## ALU_ft
module ALU_ft (
    input              clk,
    input              rst,
    input      [31:0]  A,
    input      [31:0]  B,
    input      [2:0]   ALUControl,
    output reg [31:0]  Result,
    output reg         Zero,
    output reg         Carry,
    output reg         OverFlow,
    output reg         Negative,
    output reg         fault_detected_out
);
Size in the first run: roughly 2000 cells after synthesis, ~13000 sq um of cells after synthesis.
Settings: LEC_CHECK=0, ABC_AREA=1, CAP_MARGIN=30, CELL_PAD_IN_SITES_GLOBAL_PLACEMENT=0, CORE_ASPECT_RATIO=0.53, CORE_MARGIN=2, CORE_UTILIZATION=72, CTS_CLUSTER_DIAMETER=234, CTS_CLUSTER_SIZE=75, MAX_ROUTING_LAYER=met4, PLACE_DENSITY_LB_ADDON=0.12, SETUP_SLACK_MARGIN=0.87, SLEW_MARGIN=30; clock period 3.08 ns.
run.sh (not shown) runs the stock make flow with config.mk's settings and CLKGATE_MAP_FILE=.
The first run died in clock tree synthesis (DPL-0038).
Then changed:
==> flow/config.mk (replaced) <==
export PLATFORM = sky130hd
export DESIGN_NAME = ALU_ft
export DESIGN_NICKNAME = ALU_ft
export VERILOG_FILES = /design/flow/design.v
export SDC_FILE = /design/flow/constraint.sdc
export NUM_CORES = 4
export LEC_CHECK = 0
export CAP_MARGIN = 30
export CORE_MARGIN = 2
export CORE_UTILIZATION = 72
export CTS_CLUSTER_DIAMETER = 348
export CTS_CLUSTER_SIZE = 99
export SLEW_MARGIN = 30
==> flow/constraint.sdc (replaced) <==
create_clock -name core_clock -period 3.22 [get_ports {clk}]
set_input_delay 0.6440 -clock core_clock [delete_from_list [all_inputs] [get_ports {clk}]]
set_output_delay 0.6440 -clock core_clock [all_outputs]
set_load 0.01 [all_outputs]
This time the run aborted during detailed placement (DPL-0033).
Die area is higher by a few percent.
Synthesized cell count shrinks by a quarter to a third.
Synthesized area climbs by a few percent.


## build 20
ALU_ft again, from the RTL that the note above started with.
Settings: LEC_CHECK=0, CAP_MARGIN=40, CELL_PAD_IN_SITES_DETAIL_PLACEMENT=2, CELL_PAD_IN_SITES_GLOBAL_PLACEMENT=2, CORE_MARGIN=2, CORE_UTILIZATION=40, CTS_CLUSTER_DIAMETER=212, GPL_ROUTABILITY_DRIVEN=1, GPL_TIMING_DRIVEN=0, HOLD_SLACK_MARGIN=0.25, MIN_ROUTING_LAYER=met2, SETUP_SLACK_MARGIN=1.63, SLEW_MARGIN=20, TNS_END_PERCENT=25; clock period 6.0 ns.
Build 20 is listed as incomplete: the tool reported an error in 5_1_grt and the run ended there.
Input-level comparison between build 94 and build 20:
- GPL_ROUTABILITY_DRIVEN: 1 -> 0
- CTS_CLUSTER_SIZE: unset -> 89
- SLEW_MARGIN: 20 -> 30
- CTS_CLUSTER_DIAMETER: 212 -> 332
- CORE_UTILIZATION: 40 -> 60
- CELL_PAD_IN_SITES_GLOBAL_PLACEMENT: 2 -> unset
- TNS_END_PERCENT: 25 -> 15
- CELL_PAD_IN_SITES_DETAIL_PLACEMENT: 2 -> unset
- CAP_MARGIN: 40 -> 30
- CORE_ASPECT_RATIO: unset -> 0.5
- MIN_ROUTING_LAYER: met2 -> unset
- SETUP_SLACK_MARGIN: 1.63 -> unset
- HOLD_SLACK_MARGIN: 0.25 -> unset
- GPL_TIMING_DRIVEN: 0 -> unset
Results
Build 94 ended with every stage complete and zero timing, DRC or antenna violations. The vertical die size number comes out higher for build 20 vs build 94. Chip footprint, build 20 and build 94, lower one = build 94. As far as synthesized cell count goes, build 94 and build 20 are indistinguishable; the numbers are identical.
Here is what was changed in the inputs of build 36 compared with build 94.
- CTS_CLUSTER_DIAMETER: 332 -> unset
- TNS_END_PERCENT: 15 -> unset
- CORE_ASPECT_RATIO: 0.5 -> unset
- CTS_CLUSTER_SIZE: 89 -> unset
- CORE_UTILIZATION: 60 -> 25
- GPL_ROUTABILITY_DRIVEN: 0 -> unset
- the clock period (ns, I/O delays scaled along): 6.0 -> 5.66
A cell at the slowest stage of the critical path of or4_1 is what build 36 shows, while nor4b_1 belongs to build 94. For non-clock inverter instance count of the final layout, build 94 and build 36 come out practically identical. In build 36 relative to build 94, area of the core had gone up by more than 100%. Changes observed in build 36 relative to build 94: worst setup slack decreased 76 ps; fraction of area in clock buffers and inverters essentially unchanged; final area increased 7.3%; overall routed net length increased about 22%.


ALU_ft again, from the RTL that the note above started with.
make LEC_CHECK=0 CAP_MARGIN=20 CORE_MARGIN=2 CORE_UTILIZATION=40 CTS_CLUSTER_SIZE=35 GPL_TIMING_DRIVEN=0 MAX_ROUTING_LAYER=met4 SLEW_MARGIN=40 finish   # period 4.71 ns
The starting point reached the layout checks and failed them: negative setup slack.
Then changed:
CAP_MARGIN = 30   (was 20)
CTS_CLUSTER_SIZE = default   (was 35)
GPL_TIMING_DRIVEN = default   (was 0)
MAX_ROUTING_LAYER = default   (was met4)
SLEW_MARGIN = 30   (was 40)
clock period = 5.66 ns   (was 4.71 ns; I/O delays follow)
=>
- Now the flow completed without violations
- die area stays the same
- worst setup slack improved by 570 ps
- global-route usage went down by 7.4 points
- cell count went down by about 1%
- clock-buffer cell count does not change
- sequential power went down by about 17%
- via count went down by 6.0%
- wire length went down by about 16%
Then changed:
CORE_UTILIZATION = 65   (was 40)
CTS_CLUSTER_DIAMETER = 213   (was default)
CTS_CLUSTER_SIZE = 33   (was default)
clock period = 4.85 ns   (was 5.66 ns; I/O delays follow)
Result: The new run finished with negative setup slack left. Core utilization is higher by 37 points. Final cell count is lower by 0.47%. Critical path depth is lower by 4. Routed wire length is higher by 6.4%. Cell area is higher by 9.6%. Via count is higher by 17%. Count of clock-buffer cells in the layout does not change.
Then changed:
CELL_PAD_IN_SITES_GLOBAL_PLACEMENT = 0   (was default)
CORE_UTILIZATION = 58   (was 65)
CTS_CLUSTER_DIAMETER = default   (was 213)
CTS_CLUSTER_SIZE = default   (was 33)
MAX_ROUTING_LAYER = met4   (was default)
PLACE_DENSITY_LB_ADDON = 0.15   (was default)
clock period = 4.44 ns   (was 4.85 ns; I/O delays follow)
The new run ran to the end with violations: negative setup slack.
Final cell count increases by 5.0%.
Total power increases by 16%.
Routed wire length increases by 0.47%.
Count of clock-buffer cells in the layout does not change.
Die size increases by 12%.
Setup slack gets worse by 160 ps.
Register-to-register slack gets worse by 700 ps.
Hold slack gets better by 13 ps.
Global-route usage decreases by 3.6 points.
Then changed:
CELL_PAD_IN_SITES_GLOBAL_PLACEMENT = 2   (was 0)
CORE_UTILIZATION = 55   (was 58)
CTS_CLUSTER_DIAMETER = 66   (was default)
CTS_CLUSTER_SIZE = 62   (was default)
clock period = 3.15 ns   (was 4.44 ns; I/O delays follow)
What happened: With this change the flow never finished: it broke off in global placement without I/O (FLW-0024); die size rises by a few percent; area after synthesis does not change; synthesized cell count is unchanged.
Then changed:
CELL_PAD_IN_SITES_GLOBAL_PLACEMENT = 0   (was 2)
CORE_UTILIZATION = 65   (was 55)
CTS_CLUSTER_DIAMETER = default   (was 66)
CTS_CLUSTER_SIZE = default   (was 62)
PLACE_DENSITY = 0.62   (was default)
PLACE_DENSITY_LB_ADDON = default   (was 0.15)
clock period = 4.96 ns   (was 3.15 ns; I/O delays follow)
Result: The new run reached the layout checks and failed them: negative setup slack. Synthesized cell count does not change. Die area drops by about 15%. Area after synthesis stays the same.


== run 1 ==
ALU_ft again, from the RTL that the note above started with.
export LEC_CHECK = 0
export CAP_MARGIN = 30
export CORE_MARGIN = 2
export CORE_UTILIZATION = 64
export CTS_CLUSTER_DIAMETER = 354
export CTS_CLUSTER_SIZE = 98
export PLACE_DENSITY = 0.35
export SETUP_SLACK_MARGIN = -0.23
export SLEW_MARGIN = 30
create_clock -name core_clock -period 2.51 [get_ports {clk}]
Status: run 1 FAILED at global routing (5_1_grt) (tool error)
Here is what was changed in the inputs of run 2 compared with run 1.
# run 1
export LEC_CHECK = 0
export CAP_MARGIN = 30
export CORE_MARGIN = 2
export CORE_UTILIZATION = 64
export CTS_CLUSTER_DIAMETER = 354
export CTS_CLUSTER_SIZE = 98
export PLACE_DENSITY = 0.35
export SETUP_SLACK_MARGIN = -0.23
export SLEW_MARGIN = 30
create_clock -name core_clock -period 2.51 [get_ports {clk}]
# run 2
export LEC_CHECK = 0
export CAP_MARGIN = 30
export CORE_MARGIN = 2
export CORE_UTILIZATION = 40
export SLEW_MARGIN = 30
create_clock -name core_clock -period 6.0 [get_ports {clk}]
## What came out
No stage failed in run 2, and the final checks on the layout all came back clean.
Distinct cell type count of the synthesized netlist: run 1 vs run 2 identical
Diff run 1..run 2 | synthesized cell count | unchanged
Weighted congestion reported at the end of routability-driven placement went down by more than 10% going from run 1 to run 2.
Per the comparison of run 2 with run 1, post-placement setup slack increased 2.70 ns; total core area increased about 60%; number of buffers added on ports essentially unchanged; number of cells after detailed placement decreased about 7%.
Comparing the two runs side by side, run 2 comes out behind run 1 on detailed placer's ending HPWL.
Die size, run 2 vs run 1: up by more than half
Edits applied to the flow inputs when going from run 2 to run 3:
# run 2
export LEC_CHECK = 0
export CAP_MARGIN = 30
export CORE_MARGIN = 2
export CORE_UTILIZATION = 40
export SLEW_MARGIN = 30
create_clock -name core_clock -period 6.0 [get_ports {clk}]
# run 3
export LEC_CHECK = 0
export CAP_MARGIN = 20
export CORE_MARGIN = 2
export CORE_UTILIZATION = 66
export SLEW_MARGIN = 20
create_clock -name core_clock -period 4.87 [get_ports {clk}]
- Every run in run 3 and run 2 closed cleanly, with the single exception of run 3.
- No crash in run 3: every stage finished, but the layout fails its final checks due to negative setup slack.
- Area after detailed placement: run 3 vs run 2 up 6.9%
- The critical-path cell with the highest stage delay comes out clkdlybuf4s50_1 in one run and or4_1 in the other, namely in run 3 and run 2 respectively.
- The share of the core filled with cells in run 3 sits 39 points above the value recorded for run 2.
- There was hardly any difference in combined flip-flop and latch cell area between run 3 and run 2.
- Between run 2 and run 3, the flow reports via count of the routed design increasing by more than 10%.
What run 4 does differently from run 3 at the input level:
# run 3
export LEC_CHECK = 0
export CAP_MARGIN = 20
export CORE_MARGIN = 2
export CORE_UTILIZATION = 66
export SLEW_MARGIN = 20
create_clock -name core_clock -period 4.87 [get_ports {clk}]
# run 4
export LEC_CHECK = 0
export CAP_MARGIN = 0
export CORE_MARGIN = 2
export CORE_UTILIZATION = 71
export CTS_CLUSTER_DIAMETER = 213
export CTS_CLUSTER_SIZE = 33
export PLACE_DENSITY = 0.66
export SLEW_MARGIN = 30
create_clock -name core_clock -period 4.85 [get_ports {clk}]
Results
- Run 4: aborted in global routing (5_1_grt) (tool error)
- Run 4 vs. run 3: chip width dropped about 3.5%; synthesized instance count barely changed.
- Relative to run 3, the initial core utilization of run 4 is higher by 5.4 points.
- Re post-cts repair resize count: run 3 was higher than run 4.
- For the HPWL after detailed placement, run 4 came in 6.1% lower than run 3 did.
diff inputs: run 4 => run 5
# run 4
export LEC_CHECK = 0
export CAP_MARGIN = 0
export CORE_MARGIN = 2
export CORE_UTILIZATION = 71
export CTS_CLUSTER_DIAMETER = 213
export CTS_CLUSTER_SIZE = 33
export PLACE_DENSITY = 0.66
export SLEW_MARGIN = 30
create_clock -name core_clock -period 4.85 [get_ports {clk}]
# run 5
export LEC_CHECK = 0
export CAP_MARGIN = 20
export CORE_MARGIN = 2
export CORE_UTILIZATION = 66
export CTS_CLUSTER_DIAMETER = 213
export SLEW_MARGIN = 20
export TNS_END_PERCENT = 5
create_clock -name core_clock -period 4.87 [get_ports {clk}]
### Flow results
Run 5 vs. run 4: worst-case setup slack after placement went down by 0.14 ns. Number of cells upsized or downsized after cts (higher): run 5. Area of the core region: run 5 > run 4. Placed cell area, run 4 and run 5, lower one = run 4. What the final checks of run 5 revealed, after a flow that finished every stage, was a layout that fails on negative setup slack.
What run 6 does differently from run 5 at the input level:
# run 5
export LEC_CHECK = 0
export CAP_MARGIN = 20
export CORE_MARGIN = 2
export CORE_UTILIZATION = 66
export CTS_CLUSTER_DIAMETER = 213
export SLEW_MARGIN = 20
export TNS_END_PERCENT = 5
create_clock -name core_clock -period 4.87 [get_ports {clk}]
# run 6
export LEC_CHECK = 0
export CAP_MARGIN = 30
export CORE_MARGIN = 2
export CORE_UTILIZATION = 65
export CTS_CLUSTER_SIZE = 37
export SETUP_SLACK_MARGIN = -0.34
export SLEW_MARGIN = 30
create_clock -name core_clock -period 4.45 [get_ports {clk}]
### Flow results
Run 6 had finished all stages when the layout checks came back failing, citing negative setup slack. Looking at core utilization, run 6 sits below run 5. Diff run 6..run 5 | sequential cell count | unchanged. Min cell count of the worst hold path across run 6 and run 5: run 6. Global-route total usage across every layer: run 6 < run 5. Of run 6 and run 5, it is run 6 that has the lower register-to-register slack. Compared with run 5, total power in run 6 increased by a little under 10%.


== exp/delta ==
Starting RTL as in the previous note.
Design ALU_ft, start of the top module:
module ALU_ft (
    input              clk,
    input              rst,
    input      [31:0]  A,
    input      [31:0]  B,
    input      [2:0]   ALUControl,
    output reg [31:0]  Result,
    output reg         Zero,
    output reg         Carry,
    output reg         OverFlow,
    output reg         Negative,
    output reg         fault_detected_out
);
Settings: LEC_CHECK=0, CAP_MARGIN=30, CORE_ASPECT_RATIO=0.5, CORE_MARGIN=2, CORE_UTILIZATION=72, CTS_CLUSTER_DIAMETER=348, CTS_CLUSTER_SIZE=99, PLACE_DENSITY=0.77, SETUP_SLACK_MARGIN=0.94, SLEW_MARGIN=30, TNS_END_PERCENT=5; clock period 3.22 ns.
exp/delta | ERROR | detailed placement (3_5_place_dp)
Changes in exp/lagoon relative to exp/delta:
Settings: TNS_END_PERCENT no longer set, was 5; CORE_ASPECT_RATIO no longer set, was 0.5; CTS_CLUSTER_SIZE now 100, was 99; CTS_CLUSTER_DIAMETER now 332, was 348; SETUP_SLACK_MARGIN no longer set, was 0.94; PLACE_DENSITY no longer set, was 0.77; CORE_UTILIZATION now 63, was 72; the clock period (ns, I/O delays scaled along) now 6.0, was 3.22.
### Flow results
exp/lagoon reached the final stage; the timing, DRC and antenna checks on its layout passed.
Placer congestion estimate (exp/lagoon vs. exp/delta) decreases by more than 10%
Post-synth net total came out exactly the same in exp/delta and exp/lagoon.
From exp/delta to exp/lagoon the numbers moved as follows: area after synthesis comparable, height of the die now larger, number of rows created at floorplan now larger, die size now larger.
#### Input delta (exp/tundra over exp/lagoon)
Settings: CTS_CLUSTER_DIAMETER: 332 -> unset; CORE_UTILIZATION: 63 -> 65; CTS_CLUSTER_SIZE: 100 -> unset; the clock period (ns, I/O delays scaled along): 6.0 -> 4.7.
[summary]
[exp/tundra] flow finished | final checks: failed | reasons: setup timing. exp/tundra against exp/lagoon; area occupied by multi-input gates is up by a few percent. Summary — pin count of the biggest net entering global routing, exp/tundra relative to exp/lagoon: lower, by 11. Of exp/lagoon and exp/tundra, the run reporting the higher leakage power total was exp/tundra.
Input changes introduced in exp/xenon (baseline for comparison: exp/tundra):
Settings: SETUP_SLACK_MARGIN newly set to 0.56; PLACE_DENSITY newly set to 0.36; CTS_CLUSTER_DIAMETER newly set to 354; CTS_CLUSTER_SIZE newly set to 98; CORE_UTILIZATION changed from 65 to 59; the clock period (ns, I/O delays scaled along) changed from 4.7 to 2.51.
Results
- Of exp/xenon and exp/tundra, only exp/xenon fails to reach the end of the flow.
- Against exp/tundra, exp/xenon reports a area of the placeable core that is higher.
- Average footprint of a synthesized cell: exp/tundra vs exp/xenon identical
- Summary of exp/xenon over exp/tundra: area reported by Yosys stat comparable; I/O pin count has remained practically unchanged; starting utilization of the core area shrank by 5.4 points; total of cells resized after clock tree synthesis has increased; global placement routability congestion has decreased.
- Changes observed in exp/xenon relative to exp/tundra: die area rose by 2100 um^2; width of the die rose by 4.8%.
- Compared with exp/tundra, exp/xenon shows die height that has gone up by a few percent.
- On number of buffers inserted by port buffering, exp/xenon and exp/tundra are neck and neck.
--- input diff exp/xenon..exp/raven ---
Settings: CORE_UTILIZATION now 40, was 59; CTS_CLUSTER_SIZE now 84, was 98; SETUP_SLACK_MARGIN no longer set, was 0.56; CTS_CLUSTER_DIAMETER now 332, was 354; PLACE_DENSITY now 0.41, was 0.36; the clock period (ns, I/O delays scaled along) now 6.0, was 2.51.
### Flow results
- exp/raven has completed all stages; timing, DRC and antenna checks passed.
- Note that the number of placement rows recorded for exp/raven amounts to 1.2 times the value seen in exp/xenon.
- Diff exp/xenon -> exp/raven | core outline area | increase of 49%
- Diff exp/xenon..exp/raven | chip area in the Yosys report | negligible
- Total die area (exp/raven over exp/xenon): increase, about 46%
- Looking at post-placement cell area, exp/raven sits about 15% below exp/xenon.
- Re detailed placer's ending HPWL: exp/raven is 3.0% down on exp/xenon.
- Reported for exp/raven and exp/xenon, share of cell area taken by muxes after synthesis turned out identical to the last digit.
- As far as synthesized cell count goes, exp/raven and exp/xenon are indistinguishable; the numbers are identical.
- Comparing exp/raven and exp/xenon, core utilization at floorplan is higher on exp/xenon.
Power is estimated from default activity; no workload was simulated.
